// top
module top(
    input rst, clk,
    input [11:0] ar, ai, br, bi,
    output [23:0] Pi, Pr
);
    wire PP1_CE, PP2_CE, a_sel, b_sel, add, PI_CE, PR_CE;
    control_unit uut1(
        .clk(clk),
        .rst(rst),
        .a_sel(a_sel),
        .b_sel(b_sel),
        .PP1_CE(PP1_CE),
        .PP2_CE(PP2_CE),
        .add(add),
        .PR_CE(PR_CE),
        .PI_CE(PI_CE)
    );
    datapath uut2(
        .clk(clk),
        .rst(rst),
        .a_sel(a_sel),
        .b_sel(b_sel),
        .PP1_CE(PP1_CE),
        .PP2_CE(PP2_CE),
        .add(add),
        .PR_CE(PR_CE),
        .PI_CE(PI_CE),
        .ar(ar),
        .ai(ai),
        .br(br),
        .bi(bi),
        .Pr(Pr),
        .Pi(Pi)
    );
endmodule
Size: about 1600 cells after synthesis, ~100 flip-flops, roughly 98 I/O pins, about 11000 um2 of cells after synthesis.
==> flow/config.mk <==
export PLATFORM = sky130hd
export DESIGN_NAME = top
export DESIGN_NICKNAME = top
export VERILOG_FILES = /design/flow/design.v
export SDC_FILE = /design/flow/constraint.sdc
export NUM_CORES = 4
export LEC_CHECK = 0
export ABC_AREA = 1
export CAP_MARGIN = 40
export CORE_ASPECT_RATIO = 0.5
export CORE_MARGIN = 2
export CORE_UTILIZATION = 72
export CTS_CLUSTER_DIAMETER = 391
export CTS_CLUSTER_SIZE = 95
export HOLD_SLACK_MARGIN = 0.19
export SLEW_MARGIN = 20
==> flow/constraint.sdc <==
create_clock -name core_clock -period 2.19 [get_ports {clk}]
set_input_delay 0.4380 -clock core_clock [delete_from_list [all_inputs] [get_ports {clk}]]
set_output_delay 0.4380 -clock core_clock [all_outputs]
set_load 0.01 [all_outputs]
run.sh (not shown) runs the stock make flow with config.mk's settings and CLKGATE_MAP_FILE=.
The baseline died in clock tree synthesis (4_1_cts) on DPL-0038.
Next try:
- CORE_ASPECT_RATIO: 0.5 -> not set
- HOLD_SLACK_MARGIN: 0.19 -> not set
The new run never finished: it broke off in clock tree synthesis (4_1_cts).
Die area is lower by 0.36%.
Synthesized area does not change.
Synthesized cell count does not change.
Next try:
- ABC_AREA: 1 -> not set
- CAP_MARGIN: 40 -> 20
- CORE_UTILIZATION: 72 -> 17
- CTS_CLUSTER_DIAMETER: 391 -> not set
- CTS_CLUSTER_SIZE: 95 -> not set
- clock period: 2.19 -> 7.64 ns (I/O delays scaled with it)
Result: The new run ran to the end with no violations. Synthesized area shrinks by 6.1%. Die size grows to 3.9 times its value. Synthesized cell count shrinks by 23%.

* * *

The RTL this note starts from:
==> flow/design.v <==
module control_unit(
    input clk, rst,
    output reg a_sel, b_sel, PP1_CE, PP2_CE, add, PR_CE, PI_CE
);
    parameter S1 = 3'b001,
              S2 = 3'b010,
              S3 = 3'b011,
              S4 = 3'b100,
              S5 = 3'b101;
    reg [2:0] state, next;
    always @(posedge clk or posedge rst) begin
        if (rst)
            state <= S1;
        else
            state <= next;
    end
    always @(*) begin
        next = S1;
        PP1_CE = 0;
        PP2_CE = 0;
        add = 0;
        PR_CE = 0;
        PI_CE = 0;
        a_sel = 0;
        b_sel = 0;
        case (state) 
            S1: begin
					if(!rst)
                next = S2;
                PP1_CE = 1;
            end
            S2: begin
                next = S3;
                a_sel = 1;
                b_sel = 1;					 
                PP2_CE = 1;
            end
            S3: begin
                next = S4;
                b_sel = 1;
                PP1_CE = 1;					
                add = 1;
                PR_CE = 1;
            end
            S4: begin
                next = S5;
                a_sel = 1;
                PP2_CE = 1;
            end
            S5: begin
                next = S1;
                PI_CE = 1;
            end
        endcase
    end
endmodule
module datapath(
    input clk, rst,
    input a_sel, b_sel, PP1_CE, PP2_CE, add, PR_CE, PI_CE,
    input [11:0] ar, ai, br, bi,
    output reg [23:0] Pr, Pi
);
    wire [11:0] a_mux, b_mux;
    reg [23:0] PP1, PP2, PPs;
    wire [23:0] pro;
    assign a_mux = a_sel ? ai : ar;
    assign b_mux = b_sel ? bi : br;
    assign pro = a_mux * b_mux;  
    always @(posedge clk or posedge rst) begin
        if (rst) begin
            PP1 <= 0;
            PP2 <= 0;
        end else begin
            if (PP1_CE) 
                PP1 <= pro;
            if (PP2_CE) 
                PP2 <= pro;
        end
    end
    always @(*) begin
        if (!add)
            PPs = PP1 + PP2;
        else
            PPs = PP1 - PP2;
    end
    always @(posedge clk or posedge rst) begin
        if (rst) begin
            Pr <= 0;
            Pi <= 0;
        end else begin
            if (PR_CE) 
                Pr <= PPs;
            if (PI_CE) 
                Pi <= PPs;
        end
    end
endmodule
module top(
    input rst, clk,
    input [11:0] ar, ai, br, bi,
    output [23:0] Pi, Pr
);
    wire PP1_CE, PP2_CE, a_sel, b_sel, add, PI_CE, PR_CE;
    control_unit uut1(
        .clk(clk),
        .rst(rst),
        .a_sel(a_sel),
        .b_sel(b_sel),
        .PP1_CE(PP1_CE),
        .PP2_CE(PP2_CE),
        .add(add),
        .PR_CE(PR_CE),
        .PI_CE(PI_CE)
    );
    datapath uut2(
        .clk(clk),
        .rst(rst),
        .a_sel(a_sel),
        .b_sel(b_sel),
        .PP1_CE(PP1_CE),
        .PP2_CE(PP2_CE),
        .add(add),
        .PR_CE(PR_CE),
        .PI_CE(PI_CE),
        .ar(ar),
        .ai(ai),
        .br(br),
        .bi(bi),
        .Pr(Pr),
        .Pi(Pi)
    );
endmodule
export LEC_CHECK = 0
export CAP_MARGIN = 20
export CELL_PAD_IN_SITES_DETAIL_PLACEMENT = 2
export CORE_MARGIN = 4
export CORE_UTILIZATION = 40
export GPL_TIMING_DRIVEN = 0
export HOLD_SLACK_MARGIN = 0.19
export MIN_ROUTING_LAYER = met2
export PLACE_DENSITY = 0.76
export SLEW_MARGIN = 35
create_clock -name core_clock -period 9.76 [get_ports {clk}]
The starting point never finished: it broke off in 5_1_grt.
Next try:
CELL_PAD_IN_SITES_DETAIL_PLACEMENT = not set   (was 2)
CORE_MARGIN = 2   (was 4)
GPL_TIMING_DRIVEN = not set   (was 0)
HOLD_SLACK_MARGIN = not set   (was 0.19)
MIN_ROUTING_LAYER = not set   (was met2)
PLACE_DENSITY = not set   (was 0.76)
SLEW_MARGIN = 20   (was 35)
clock period = 7.0 ns   (was 9.76 ns; I/O delays follow)
Now the flow completed with no timing, DRC or antenna violations.
Die area falls by 4.6%.
Area after synthesis does not change.
Synthesized cell count stays the same.
Next try:
CORE_UTILIZATION = 58   (was 40)
CTS_CLUSTER_DIAMETER = 361   (was not set)
CTS_CLUSTER_SIZE = 21   (was not set)
- sequential share of layout area increases by 0.17 points
- non-clock buffer count climbs by 6
- global-route usage came out higher by 9.1 points
Next try:
CORE_MARGIN = 10   (was 2)
CORE_UTILIZATION = 63   (was 58)
CTS_CLUSTER_DIAMETER = 270   (was 361)
CTS_CLUSTER_SIZE = 98   (was 21)
HOLD_SLACK_MARGIN = 0.3   (was not set)
TNS_END_PERCENT = 15   (was not set)
The new run completed with no timing, DRC or antenna violations.
First-iteration DRC count goes up by a quarter to a third.
Sequential share of layout area increases by 0.13 points.
Synthesized area is unchanged.
Cell count fell slightly.
Register-to-register slack improves by 0.12 ns.
Clock-buffer cell count stays the same.
Hold slack gains 0.019 ns.
Non-clock buffer count decreases by 5.
Utilization increases by 5.3 points.
Via count is higher slightly.

* * *

## v46
// top: RTL as listed in full above, without the edits since
export LEC_CHECK = 0
export ABC_AREA = 1
export CAP_MARGIN = 20
export CELL_PAD_IN_SITES_DETAIL_PLACEMENT = 1
export CELL_PAD_IN_SITES_GLOBAL_PLACEMENT = 3
export CORE_MARGIN = 4
export CORE_UTILIZATION = 54
export CTS_CLUSTER_DIAMETER = 303
export CTS_CLUSTER_SIZE = 81
export GPL_TIMING_DRIVEN = 1
export HOLD_SLACK_MARGIN = 0.19
export MIN_ROUTING_LAYER = met2
export PLACE_DENSITY_LB_ADDON = 0.1
export SETUP_SLACK_MARGIN = 0.52
export SLEW_MARGIN = 25
export TNS_END_PERCENT = 40
create_clock -name core_clock -period 4.86 [get_ports {clk}]
No final results exist for v46, since it was stopped by error FLW-0024 during global placement without I/O (3_1_place_gp_skip_io).
### v46 -> v51
Settings: swapping 4 for 2 in CORE_MARGIN; clearing GPL_TIMING_DRIVEN, which used to be 1; swapping 54 for 66 in CORE_UTILIZATION; clearing ABC_AREA, which used to be 1; clearing CTS_CLUSTER_DIAMETER, which used to be 303; clearing CTS_CLUSTER_SIZE, which used to be 81; clearing HOLD_SLACK_MARGIN, which used to be 0.19; clearing MIN_ROUTING_LAYER, which used to be met2; clearing CELL_PAD_IN_SITES_DETAIL_PLACEMENT, which used to be 1; clearing CELL_PAD_IN_SITES_GLOBAL_PLACEMENT, which used to be 3; clearing TNS_END_PERCENT, which used to be 40; clearing SETUP_SLACK_MARGIN, which used to be 0.52; swapping 25 for 20 in SLEW_MARGIN; clearing PLACE_DENSITY_LB_ADDON, which used to be 0.1; swapping 4.86 for 5.48 in the clock period (ns, I/O delays scaled along).
--- outcome ---
v51 had finished all stages when the layout checks came back failing, citing negative setup slack.
Height of the die (v51 over v46): decrease, about 14%
The die of v51 is smaller than the one used in v46.
From v46 to v51 the numbers moved as follows: floorplan die width shows a reduction of 14%, number of library cell types mapped by synthesis shows an increase of 17, fraction of the mapped netlist area in simple logic gates shows a reduction of 12 points, area of the mapped netlist shows a reduction of about 6%, sequential area share after synthesis shows an increase of 1.5 points.
Input-level comparison between v48 and v51:
Settings: a change of CORE_UTILIZATION from 66 to 40; a change of the clock period (ns, I/O delays scaled along) from 5.48 to 6.62.
Notes after the runs:
v48 was carried through to the last stage, and its layout satisfied the timing, design-rule and antenna checks. Compared with v51, v48 ends up with a smaller final cell area. v48 — die size about 60% higher, v51 as reference. Normalized max-slew margin, v48 and v51: lower on v51. Min clock latency of the later-clocked register in the worst-skew pair across v48 and v51: v51. Setup WNS v51 -> v48: better. Relative to v51, the wire length of the first global-routing pass of v48 is lower by 5.1 mm. Delta (v48 minus v51): critical path's largest stage delay went down.
#### Input delta (v31 over v48)
Settings: putting MAX_ROUTING_LAYER at met4 where nothing was set; swapping 2 for 5 in CORE_MARGIN; swapping 6.62 for 7.0 in the clock period (ns, I/O delays scaled along).
### Flow results
Against v48 as the reference, v31 delivers a lower critical path depth.
Transition at the pin with the smallest max-transition slack down 8.5 ps in v31 wrt v48
v31 vs v48: placement-stage worst setup slack up in v31
Filler cell count in the final layout on v31 is up relative to v48.
Instance tally after logic synthesis came out exactly the same in v31 and v48.
[inputs] v40 vs v31
Settings: CORE_UTILIZATION: 40 -> 55; CTS_CLUSTER_DIAMETER: unset -> 270; MAX_ROUTING_LAYER: met4 -> unset; TNS_END_PERCENT: unset -> 15; HOLD_SLACK_MARGIN: unset -> 0.3; SETUP_SLACK_MARGIN: unset -> -0.69; CORE_MARGIN: 5 -> 10; CTS_CLUSTER_SIZE: unset -> 98.
--- outcome ---
[compare] base=v31 new=v40: width of the die shrank by about 8%; instance count after placement with tap cells included saw a decrease; via count shows a reduction of 54. Compared with v31, v40 shows a met1 wire length that is about 3.6% lower. The capturing instance or port of the critical path comes out uut2.PP1[22] in one run and uut2.PP1[16] in the other, namely in v40 and v31 respectively. Between v40 and v31, the wire length of the first global-routing pass figures differ only marginally. Between v31 and v40, the number of buffers added on ports does not differ in any meaningful way. Cmp v40 and v31 / share of the core filled by cells before placement / higher: v40.
#### Input delta (v6 over v40)
Settings: a change of CORE_UTILIZATION from 55 to 31; an added MIN_ROUTING_LAYER of met2; a change of SETUP_SLACK_MARGIN from -0.69 to 2.01; a change of SLEW_MARGIN from 20 to 10; a deleted CTS_CLUSTER_DIAMETER that had been 270; an added MAX_ROUTING_LAYER of met5; a change of CORE_MARGIN from 10 to 5; a change of CTS_CLUSTER_SIZE from 98 to 39; a change of TNS_END_PERCENT from 15 to 50; an added GPL_ROUTABILITY_DRIVEN of 0; an added CORE_ASPECT_RATIO of 0.89; an added GPL_TIMING_DRIVEN of 0; an added ABC_AREA of 1; a deleted HOLD_SLACK_MARGIN that had been 0.3.
--- outcome ---
No crash in v6: every stage finished, but the layout fails its final checks due to design-rule violations.
The largest family of logic cells by area comes out adder cells in one run and simple AND/OR/NAND/NOR gates in the other, namely in v40 and v6 respectively.
The higher worst hold slack of v6 and v40 is in v40.
Higher met2 demand-to-capacity share in global routing was reported by v40, not v6.
Final-layout clock buffer total in v6 is 1 lower than in v40
Against v40 as the reference, v6 delivers a higher placed cell area.
